Design alu16_top, start of the top module:
module alu16_top(clk, valA, valB, aluop, sub, lr, cc, result);
	input clk;
	input [15:0] valA, valB;
	input [3:0] aluop;
	input sub, lr;
	output reg [3:0] cc;
	output reg [15:0] result;
	reg [15:0] a_q, b_q;
	reg [3:0] op_q;
	reg sub_q, lr_q;
	wire [3:0] cc_w;
	wire [15:0] result_w;
	ALU alu(.valA(a_q), .valB(b_q), .aluop(op_q), .sub(sub_q), .lr(lr_q), .cc(cc_w), .result(result_w));
	always @(posedge clk) begin
		a_q <= valA;
		b_q <= valB;
		op_q <= aluop;
		sub_q <= sub;
		lr_q <= lr;
		cc <= cc_w;
		result <= result_w;
	end
endmodule
Size: roughly 59 I/O pins, ~0.0067 mm² of cells after synthesis.
make LEC_CHECK=0 ABC_AREA=0 CAP_MARGIN=10 CORE_ASPECT_RATIO=0.72 CORE_MARGIN=2 CORE_UTILIZATION=72 GPL_ROUTABILITY_DRIVEN=1 MIN_ROUTING_LAYER=met1 SETUP_SLACK_MARGIN=0.43 SLEW_MARGIN=20 TNS_END_PERCENT=5 finish   # period 6.38 ns
run.sh (not shown) runs the stock make flow with config.mk's settings and CLKGATE_MAP_FILE=.
Change:
Settings changed: CAP_MARGIN 10 to 20, CORE_ASPECT_RATIO 0.72 to 1.17, CORE_UTILIZATION 72 to 23, GPL_ROUTABILITY_DRIVEN 1 to 0, PLACE_DENSITY_LB_ADDON from default to 0.18, SETUP_SLACK_MARGIN 0.43 to 1.23, TNS_END_PERCENT 5 to default.
Cell area rose by 6.5%.
Synthesized cell count does not change.
Synthesized area stays the same.
Change:
Settings changed: ABC_AREA 0 to 1, CORE_UTILIZATION 23 to 65, GPL_ROUTABILITY_DRIVEN 0 to 1, PLACE_DENSITY_LB_ADDON 0.18 to default, SETUP_SLACK_MARGIN 1.23 to default.
Clock period 6.38 ns to 2.87 ns, I/O delays scaled along.
Result:
- With this change the flow never finished: it broke off in global routing, error GRT-0116
- synthesized area came out lower by 11%
- die area went down by 67%
- synthesized cell count goes up by 14%

alu16_top again, from the RTL that the note above started with.
Design alu16_top, start of the top module:
module alu16_top(clk, valA, valB, aluop, sub, lr, cc, result);
export LEC_CHECK = 0
export CAP_MARGIN = 40
export CORE_MARGIN = 2
export CORE_UTILIZATION = 70
export CTS_CLUSTER_DIAMETER = 246
export CTS_CLUSTER_SIZE = 17
export HOLD_SLACK_MARGIN = -0.08
export PLACE_DENSITY = 0.69
export SLEW_MARGIN = 20
create_clock -name core_clock -period 2.27 [get_ports {clk}]
The baseline did not get past detailed placement, error DPL-0038.
==> next run, changes <==
Settings changed: CAP_MARGIN 40 to 20, CORE_UTILIZATION 70 to 72, CTS_CLUSTER_DIAMETER 246 to 392, CTS_CLUSTER_SIZE 17 to 100, HOLD_SLACK_MARGIN -0.08 to default, PLACE_DENSITY 0.69 to default.
Clock period 2.27 ns to 3.67 ns, I/O delays scaled along.
What happened: This time the run ended with an error in clock tree synthesis; die size drops by 2.7%; synthesized cell count is unchanged; area after synthesis is unchanged.
==> next run, changes <==
Settings changed: ABC_AREA from default to 1.
Clock period 3.67 ns to 2.22 ns, I/O delays scaled along.
The changed run ended with an error in detailed placement, error DPL-0033; area after synthesis decreases by roughly a tenth; die size decreases by roughly a tenth; synthesized cell count increases by about a fifth.
==> next run, changes <==
Settings changed: ABC_AREA 1 to default, CORE_UTILIZATION 72 to 25, CTS_CLUSTER_DIAMETER 392 to default, CTS_CLUSTER_SIZE 100 to default.
Clock period 2.22 ns to 4.55 ns, I/O delays scaled along.
After rerunning: With this change the flow completed with no timing, DRC or antenna violations; die area came out higher to 3.1 times its value; area after synthesis came out higher by 12%; synthesized cell count falls by 12%.

rev 12:
Starting RTL as in the previous note.
export LEC_CHECK = 0
export CAP_MARGIN = 10
export CELL_PAD_IN_SITES_GLOBAL_PLACEMENT = 3
export CORE_ASPECT_RATIO = 1.23
export CORE_MARGIN = 4
export CORE_UTILIZATION = 40
export CTS_CLUSTER_SIZE = 25
export GPL_ROUTABILITY_DRIVEN = 0
export GPL_TIMING_DRIVEN = 0
export MAX_ROUTING_LAYER = met4
export MIN_ROUTING_LAYER = met1
export SLEW_MARGIN = 35
export TNS_END_PERCENT = 55
create_clock -name core_clock -period 4.7 [get_ports {clk}]
For rev 13, these inputs were changed with respect to rev 12:
- CAP_MARGIN changed from 10 to 20
- MIN_ROUTING_LAYER changed from met1 to met2
- SLEW_MARGIN changed from 35 to 20
- CELL_PAD_IN_SITES_DETAIL_PLACEMENT newly set to 2
- CTS_CLUSTER_SIZE removed (was 25)
- TNS_END_PERCENT removed (was 55)
- HOLD_SLACK_MARGIN newly set to 0.12
- CORE_MARGIN changed from 4 to 2
- GPL_ROUTABILITY_DRIVEN removed (was 0)
- CORE_ASPECT_RATIO removed (was 1.23)
- CELL_PAD_IN_SITES_GLOBAL_PLACEMENT removed (was 3)
- the clock period (ns, I/O delays scaled along) changed from 4.7 to 3.1
--- outcome ---
Taking rev 12 over rev 13, the die size ratio works out to 1.06. Diff rev 12..rev 13 | yosys synthesis chip area | unchanged. Re share of synthesized cell area in and, or, nand and nor gates: no difference whatsoever between rev 12 and rev 13. When rev 13 is measured against rev 12, its initial standard-cell utilization of the core turns out 0.16 points lower. Reported for rev 13 and rev 12, number of nets produced by synthesis turned out identical to the last digit. global routing: rev 13 exited with error. Lower core area goes to rev 12 over rev 13. Pre-CTS setup slack (lower): rev 13. Relative to rev 12, die extent in y decreased by 12% in rev 13.
